Setup of ember:
## microP
module microP(
    input clk,
    input reset,
    output [7:0] imem_addr,
    input [16:0] imem_data,
    output [7:0] dmem_addr,
    output [7:0] dmem_wdata,
    output dmem_we,
    input [7:0] dmem_rdata,
    input [7:0] data_in,
    output out_we,
    output [7:0] data_out_col,
    output [7:0] data_out_addr
    );
reg [7:0] PC;
wire [7:0] PC_1 = PC + 8'd1;
assign imem_addr = PC;
reg [16:0] IR;
reg [7:0] PC_1_d;
wire RW_d, PS_d, MW_d, MA_d, MB_d, CS_d, OW_d, IE_d;
wire [2:0] DA_d, AA_d, BA_d, SH_d;
wire [1:0] MD_d, BS_d;
wire [3:0] FS_d;
instruction_decoder DEC(
    .instruction(IR),
    .RW(RW_d), .DA(DA_d), .MD(MD_d), .BS(BS_d), .PS(PS_d), .MW(MW_d),
    .FS(FS_d), .MA(MA_d), .MB(MB_d), .AA(AA_d), .BA(BA_d), .CS(CS_d),
    .SH(SH_d), .output_write_enable(OW_d), .input_enable(IE_d)
    );
wire [7:0] a_data, b_data, reg_d;
wire RW_w;
wire [2:0] DA_w;
register REGFILE(
    .clk(clk), .addr_a(AA_d), .addr_b(BA_d), .addr_d(DA_w),
    .data_in(reg_d), .wr_en(RW_w), .data_a(a_data), .data_b(b_data)
    );
wire [7:0] const_out, bus_a_d, bus_b_d;
constant_unit CONST(.IM(IR[5:0]), .CS(CS_d), .CU_out(const_out));
mux_a MUXA(.PC(PC_1_d), .a_data(a_data), .A(bus_a_d), .MA(MA_d));
mux_b MUXB(.MB(MB_d), .constantunit_out(const_out), .register_b(b_data), .mux_b_out(bus_b_d));
reg RW_e, PS_e, MW_e, OW_e, IE_e;
reg [2:0] DA_e, SH_e;
reg [1:0] MD_e, BS_e;
reg [3:0] FS_e;
reg [7:0] BUS_A, BUS_B, PC_2;
wire DHS;
datahazard HAZ(.AA(AA_d), .BA(BA_d), .DA(DA_e), .RW(RW_e), .MA(MA_d), .MB(MB_d), .DHS(DHS));
wire [7:0] F, Y;
wire C, N, V, Z;
alu ALU(.A(BUS_A), .B(BUS_B), .FS(FS_e), .sh(SH_e), .F(F), .C(C), .N(N), .V(V), .Z(Z), .Y(Y));
wire [7:0] BrA;
adder BRADD(.PC(PC_2), .B(BUS_B), .BrA(BrA));
wire [1:0] BS_out;
  ...
For scale: ~160 flip-flops, roughly 77 I/O pins, ~9600 um^2 of cells after synthesis.
Settings: LEC_CHECK=0, CAP_MARGIN=20, CORE_MARGIN=8, CORE_UTILIZATION=53, CTS_CLUSTER_DIAMETER=376, CTS_CLUSTER_SIZE=30, HOLD_SLACK_MARGIN=-0.06, PLACE_DENSITY=0.37, SETUP_SLACK_MARGIN=-0.46, SLEW_MARGIN=20; clock period 5.0 ns.
run.sh (not shown) runs the stock make flow with config.mk's settings and CLKGATE_MAP_FILE=.
Input changes introduced in zinc (baseline for comparison: ember):
Settings: CORE_ASPECT_RATIO newly set to 0.5; TNS_END_PERCENT newly set to 60.
zinc finished all stages; the layout is clean. The final core utilization in zinc sits 1.3 points above the value recorded for ember. ember leaves more setup margin than zinc. Against ember, total detailed-routing wirelength in zinc fell by a few percent. Global-route usage was higher in ember than in zinc. On final area, zinc tracks ember almost exactly.
Modified inputs, juniper compared to zinc
Settings: a change of CORE_ASPECT_RATIO from 0.5 to 1.05; a deleted TNS_END_PERCENT that had been 60; a deleted SETUP_SLACK_MARGIN that had been -0.46; a deleted CTS_CLUSTER_SIZE that had been 30; a deleted HOLD_SLACK_MARGIN that had been -0.06; a change of CORE_MARGIN from 8 to 2; a deleted CTS_CLUSTER_DIAMETER that had been 376; a change of CORE_UTILIZATION from 53 to 59; a deleted PLACE_DENSITY that had been 0.37.
==> results <==
- Across zinc and juniper, the outcome is the same: a clean finish for every run.
- Re final count of negative-setup-slack endpoints: no difference whatsoever between juniper and zinc.
- Post-route standard cell area excluding fillers in juniper is 0.43% higher than in zinc
- Taking zinc as the reference, in juniper non-clock buffer total of the final layout saw an increase; fraction of power consumed by combinational cells flat; cell internal power dissipation picked up an extra about 4.3%; die area now sits lower.
Relative to juniper, the following input files were edited for fjord:
Settings: SETUP_SLACK_MARGIN: unset -> -0.46; CAP_MARGIN: 20 -> 40; CORE_ASPECT_RATIO: 1.05 -> 0.5; CTS_CLUSTER_DIAMETER: unset -> 376; CORE_MARGIN: 2 -> 10; PLACE_DENSITY: unset -> 0.37; HOLD_SLACK_MARGIN: unset -> -0.06; CTS_CLUSTER_SIZE: unset -> 30; TNS_END_PERCENT: unset -> 60; CORE_UTILIZATION: 59 -> 72.
==> comparison <==
Die area grows by a little under 10% when moving from juniper to fjord.
Of fjord and juniper, it is fjord that has the higher global routing usage on met3.
Of fjord and juniper, the higher layout-stage area growth over the synthesis result belongs to juniper.

* * *

run A:
Starting RTL as in the previous note.
make LEC_CHECK=0 ABC_AREA=0 CAP_MARGIN=25 CELL_PAD_IN_SITES_DETAIL_PLACEMENT=0 CELL_PAD_IN_SITES_GLOBAL_PLACEMENT=1 CORE_MARGIN=3 CORE_UTILIZATION=25 CTS_CLUSTER_DIAMETER=350 GPL_ROUTABILITY_DRIVEN=1 MAX_ROUTING_LAYER=met5 MIN_ROUTING_LAYER=met1 PLACE_DENSITY_LB_ADDON=0.18 SETUP_SLACK_MARGIN=-0.29 SLEW_MARGIN=15 TNS_END_PERCENT=80 finish   # period 6.53 ns
Input changes introduced in run B (baseline for comparison: run A):
Settings: CORE_MARGIN changed from 3 to 2; CELL_PAD_IN_SITES_GLOBAL_PLACEMENT changed from 1 to 0; GPL_ROUTABILITY_DRIVEN removed (was 1); MAX_ROUTING_LAYER changed from met5 to met4; SETUP_SLACK_MARGIN changed from -0.29 to 0.55; PLACE_DENSITY_LB_ADDON changed from 0.18 to 0.0; CAP_MARGIN changed from 25 to 20; CTS_CLUSTER_DIAMETER removed (was 350); CORE_UTILIZATION changed from 25 to 72; CELL_PAD_IN_SITES_DETAIL_PLACEMENT removed (was 0); the clock period (ns, I/O delays scaled along) changed from 6.53 to 1.86.
==> comparison <==
Flow for run B halted at clock tree synthesis, error code DPL-0038. When run B is set beside run A, its pre-CTS setup slack turns out to be 2260 ps smaller. ~same post-synthesis chip area from yosys in run B and run A. NOTE: floorplan core area in run B falls short of that of run A. Changes observed in run B relative to run A: die outline area lost 27,000 um^2; number of placed I/O pins essentially unchanged.
The following lists how run C was set up differently from run B:
Settings: removing CELL_PAD_IN_SITES_GLOBAL_PLACEMENT (formerly 0); changing CORE_UTILIZATION from 72 to 64; removing PLACE_DENSITY_LB_ADDON (formerly 0.0); removing ABC_AREA (formerly 0); removing TNS_END_PERCENT (formerly 80); removing MIN_ROUTING_LAYER (formerly met1); changing SLEW_MARGIN from 15 to 20; removing SETUP_SLACK_MARGIN (formerly 0.55); removing MAX_ROUTING_LAYER (formerly met4); changing the clock period (ns, I/O delays scaled along) from 1.86 to 2.5.
--- outcome ---
- On arithmetic-cell share of the synthesized area counting full adders, half adders and majority gates, run B tracks run C almost exactly.
- Comparing run B and run C, instance area at placement is lower on run C.
- Run C | ERROR | global routing
- On effective utilization at floorplan: run C sits below run B.
- [compare] base=run B new=run C: number of nets at floorplan comparable, number of rows in the core area now larger, area of the placeable core now larger.
- As far as number of top-level design ports goes, run B and run C are indistinguishable; the numbers are identical.
- In the flow results for run B and run C, the weighted congestion at the end of routability-driven global placement is larger on run B.
Modified inputs, run D compared to run C
Settings: setting PLACE_DENSITY to 0.4 for the first time; setting ABC_AREA to 1 for the first time; setting CTS_CLUSTER_DIAMETER to 374 for the first time; setting TNS_END_PERCENT to 10 for the first time; setting CTS_CLUSTER_SIZE to 100 for the first time; changing CORE_UTILIZATION from 64 to 65.
### Flow results
Run D never completed; the flow aborted with a tool error in global routing. Comparing run C and run D, the higher number of cells in the yosys synthesis report was measured on run D. [run D] synthesized-area fraction occupied by xor and xnor cells fell 0.39 points relative to run C. For width of the die, run D and run C come out practically identical. Run D against run C: mux contribution to synthesized area -12 points; number of instances resized during post-cts repair -65; die height ~0 delta; mean area per synthesized cell -27%. On post-placement worst setup slack, the higher figure sits with run D, not run C.
For run E, these inputs were changed with respect to run D:
Settings: CORE_UTILIZATION changed from 65 to 58; CTS_CLUSTER_SIZE removed (was 100); CTS_CLUSTER_DIAMETER removed (was 374); TNS_END_PERCENT removed (was 10); PLACE_DENSITY changed from 0.4 to 0.6; the clock period (ns, I/O delays scaled along) changed from 2.5 to 2.83.
The layout from run E, despite a flow that completed every stage, fails the layout checks, with the failing checks listed as negative setup slack.
Comparing run D against run E, there is no change at all in Yosys chip area.
As of run E, number of gates resized after CTS had fallen by more than half compared to run D.
Run E against run D: HPWL reported at the end of detailed placement about even, maximum count of clock buffers along a single path ~0 delta, total placed instance area decreased by about 1.4% relative to the old numbers, post-placement worst setup slack increased 190 ps.
In the floorplan summary, run E is listed with a die area greater than that of run D.
NOTE die extent in y run D->run E increased by a few percent
Effective utilization at floorplan for run E: 7.8 points down relative to run D
Power figures rest on the tool's default switching activity, not on a simulated workload.
